==> v11: inputs <==
// pcs_10g_top
module pcs_10g_top #(
    parameter INIT_IDLE_DISPATCH = 1   
) (
    input  wire        clk,            
    input  wire        rst_n,          
    input  wire [63:0] xgmii_txd,      
    input  wire [7:0]  xgmii_txc,      
    output wire [63:0] xgmii_rxd,      
    output wire [7:0]  xgmii_rxc,      
    output wire [15:0] gth_txdata,     
    output wire [1:0]  gth_txheader,   
    output wire        gth_txdata_valid,
    input  wire [15:0] gth_rxdata,     
    input  wire [1:0]  gth_rxheader,   
    input  wire        gth_rxdata_valid,
    input  wire        gth_rxheader_valid,
    output wire        gth_txsequence_done,  
    input  wire        gth_rxgearboxslip,    
    output wire        block_lock,     
    output wire        hi_ber,         
    output wire        pcs_status,     
    output wire        rx_link_up,     
    output wire        tx_encode_err,  
    output wire        rx_decode_err,  
    output wire [15:0] ber_count,      
    output wire [7:0]  errored_blocks, 
    input  wire        status_read,    
    output wire        pcs_status_ll   
);
Settings: LEC_CHECK=0, CAP_MARGIN=20, CORE_MARGIN=2, CORE_UTILIZATION=66, CTS_CLUSTER_SIZE=42, SLEW_MARGIN=20; clock period 1.65 ns.
run.sh (not shown) runs the stock make flow with config.mk's settings and CLKGATE_MAP_FILE=.
==> inputs of v30, as changes to v11 <==
ABC_AREA = 1   (was default)
CELL_PAD_IN_SITES_GLOBAL_PLACEMENT = 2   (was default)
CORE_UTILIZATION = 63   (was 66)
CTS_CLUSTER_DIAMETER = 60   (was default)
CTS_CLUSTER_SIZE = 67   (was 42)
GPL_ROUTABILITY_DRIVEN = 0   (was default)
GPL_TIMING_DRIVEN = 0   (was default)
HOLD_SLACK_MARGIN = 0.0   (was default)
MAX_ROUTING_LAYER = met4   (was default)
MIN_ROUTING_LAYER = met2   (was default)
PLACE_DENSITY_LB_ADDON = 0.02   (was default)
SETUP_SLACK_MARGIN = 0.09   (was default)
SLEW_MARGIN = 25   (was 20)
TNS_END_PERCENT = 85   (was default)
==> flow/constraint.sdc (replaced) <==
create_clock -name core_clock -period 5.06 [get_ports {clk}]
set_input_delay 1.0120 -clock core_clock [delete_from_list [all_inputs] [get_ports {clk}]]
set_output_delay 1.0120 -clock core_clock [all_outputs]
set_load 0.01 [all_outputs]
==> inputs of v23, as changes to v11 <==
ABC_AREA = 1   (was default)
CORE_UTILIZATION = 72   (was 66)
CTS_CLUSTER_SIZE = 100   (was 42)
==> flow/constraint.sdc (replaced) <==
create_clock -name core_clock -period 6.04 [get_ports {clk}]
set_input_delay 1.2080 -clock core_clock [delete_from_list [all_inputs] [get_ports {clk}]]
set_output_delay 1.2080 -clock core_clock [all_outputs]
set_load 0.01 [all_outputs]
==> results <==
- v23 produced a clean layout. v30 ended with an error in 3_1_place_gp_skip_io. v11 aborted during 5_1_grt.
- Between v23 and v11, the lower die size is in v23 (gap 2.0%, measured against v11).
- Synthesized cell count is the same in v23 and v30.
- In v30 the area after synthesis is larger than in v11, by 6.9%.
==> figures <==
metric                                                                             v30                         v11                         v23
Chip area                                                                    70050 um2                   62670 um2                   61420 um2
Area fraction in xor and xnor cells                                            0.04706                     0.06802                     0.04706
Largest buffer count on any clock path                                               -                           3                           3
Pre-CTS setup slack                                                                  -                    -1312 ps                     1538 ps
Portion of the post-synthesis area used by sequential elements                  0.4412                      0.4716                      0.4412
CTS H-tree depth                                                                     -                           3                           3
Vertical die size                                                             264.7 um                    250.3 um                    247.8 um
Cell count after placement                                                           -                        5700                        6420
Pre-placement core utilization                                                  0.6363                      0.6660                      0.7267
Area of the mapped netlist                                                   42810 um2                   40050 um2                   42810 um2
Distinct lib cells                                                                  75                          90                          75
Post-synthesis chip area from yosys                                          42810 um2                   40050 um2                   42810 um2
CTS Root Buffer Type                                                                 -  sky130_fd_sc_hd__clkbuf_16  sky130_fd_sc_hd__clkbuf_16
And+or+nand+nor area frac                                                       0.2412                      0.1561                      0.2412
Cell resize tally after clock tree synthesis                                         -                        1266                           0
Post-CTS repair timing setup buffer count                                            -                         182                           0
Run status                                                      stopped before the end      stopped before the end     complete, no violations
Last stage reached                                                3_1_place_gp_skip_io                     5_1_grt                           -
Number of instances in the synthesized netlist                                    5677                        4327                        5677
Hold-fix buffer count after cts                                                      -                           1                           0
Post-synth top area share                                                       0.3461                      0.3699                      0.3461
Width of the chip                                                             264.7 um                    250.3 um                    247.8 um

========
==> inputs of run a <==
pcs_10g_top again, from the RTL that the note above started with.
Design pcs_10g_top, start of the top module:
module pcs_10g_top #(
    parameter INIT_IDLE_DISPATCH = 1   
) (
    input  wire        clk,            
    input  wire        rst_n,          
    input  wire [63:0] xgmii_txd,      
    input  wire [7:0]  xgmii_txc,      
    output wire [63:0] xgmii_rxd,      
    output wire [7:0]  xgmii_rxc,      
    output wire [15:0] gth_txdata,     
    output wire [1:0]  gth_txheader,   
    output wire        gth_txdata_valid,
    input  wire [15:0] gth_rxdata,     
    input  wire [1:0]  gth_rxheader,   
    input  wire        gth_rxdata_valid,
    input  wire        gth_rxheader_valid,
    output wire        gth_txsequence_done,  
    input  wire        gth_rxgearboxslip,    
    output wire        block_lock,     
    output wire        hi_ber,         
    output wire        pcs_status,     
    output wire        rx_link_up,     
    output wire        tx_encode_err,  
    output wire        rx_decode_err,  
    output wire [15:0] ber_count,      
    output wire [7:0]  errored_blocks, 
    input  wire        status_read,    
    output wire        pcs_status_ll   
  ...
export LEC_CHECK = 0
export ABC_AREA = 1
export CAP_MARGIN = 20
export CORE_MARGIN = 2
export CORE_UTILIZATION = 71
export CTS_CLUSTER_DIAMETER = 240
export CTS_CLUSTER_SIZE = 70
export GPL_TIMING_DRIVEN = 1
export HOLD_SLACK_MARGIN = 0.27
export MAX_ROUTING_LAYER = met5
export PLACE_DENSITY_LB_ADDON = 0.11
export SETUP_SLACK_MARGIN = 0.39
export SLEW_MARGIN = 20
export TNS_END_PERCENT = 80
create_clock -name core_clock -period 1.98 [get_ports {clk}]
==> run b (differences from run a) <==
==> flow/config.mk (replaced) <==
export PLATFORM = sky130hd
export DESIGN_NAME = pcs_10g_top
export DESIGN_NICKNAME = pcs_10g_top
export VERILOG_FILES = /design/flow/design.v
export SDC_FILE = /design/flow/constraint.sdc
export NUM_CORES = 4
export LEC_CHECK = 0
export CAP_MARGIN = 20
export CORE_MARGIN = 2
export CORE_UTILIZATION = 40
export SLEW_MARGIN = 20
==> flow/constraint.sdc (replaced) <==
create_clock -name core_clock -period 5.0 [get_ports {clk}]
set_input_delay 1.0000 -clock core_clock [delete_from_list [all_inputs] [get_ports {clk}]]
set_output_delay 1.0000 -clock core_clock [all_outputs]
set_load 0.01 [all_outputs]
==> comparison <==
Run b finished with timing, DRC and antenna clean. Run a ended with an error in global routing, error GRT-0116.
Between run b and run a, the lower synthesized cell count is in run b (gap about 24%, measured against run a).
In run b the synthesized area is smaller than in run a, by about 6.4%.
Of run a and run b, run b has the higher die area (gap 39%, measured against run b).
==> figures <==
| quantity | run b | run a |
|---|---|---|
| Number of instances in the placed design | 5578 | 7064 |
| Dpl ws | 495.8 ps | -747.1 ps |
| Placed Instance Area | 0.04333 sq mm | 0.05079 sq mm |
| Outcome | no timing/DRC/antenna violations | aborted with a tool error |
| Stage where the flow stopped | - | global routing |
| Total cell area reported by yosys after synthesis | 0.04005 sq mm | 0.04281 sq mm |
| Core Util at FP | 40.16% | 71.32% |
| Height of the die | 320.4 um | 249.5 um |
| Number of distinct library cells after synthesis | 90 | 75 |
| Per-instance average area after synthesis | 9.255 sq um | 7.540 sq um |
| Area fraction in and, or, nand and nor cells after synthesis | 15.61% | 24.12% |
| Synthesized-area fraction occupied by ao, oa, aoi and oai cells | 20.24% | 19.00% |
| Dpl hpwl | 89740 um | 117800 um |
| Chip footprint | 0.1027 sq mm | 0.06227 sq mm |
| Routability Congestion | 0.9463 | 1.136 |
| Die outline width | 320.4 um | 249.5 um |
| CTS H-Tree Depth | 3 | 1 |
| Floorplan Core Area | 0.09971 sq mm | 0.06002 sq mm |
| Share of the synthesized netlist area taken by xor and xnor gates | 6.802% | 4.706% |
| Combined area of all synthesized cells | 0.04005 sq mm | 0.04281 sq mm |
| Clock buffers created by TritonCTS | 83 | 14 |
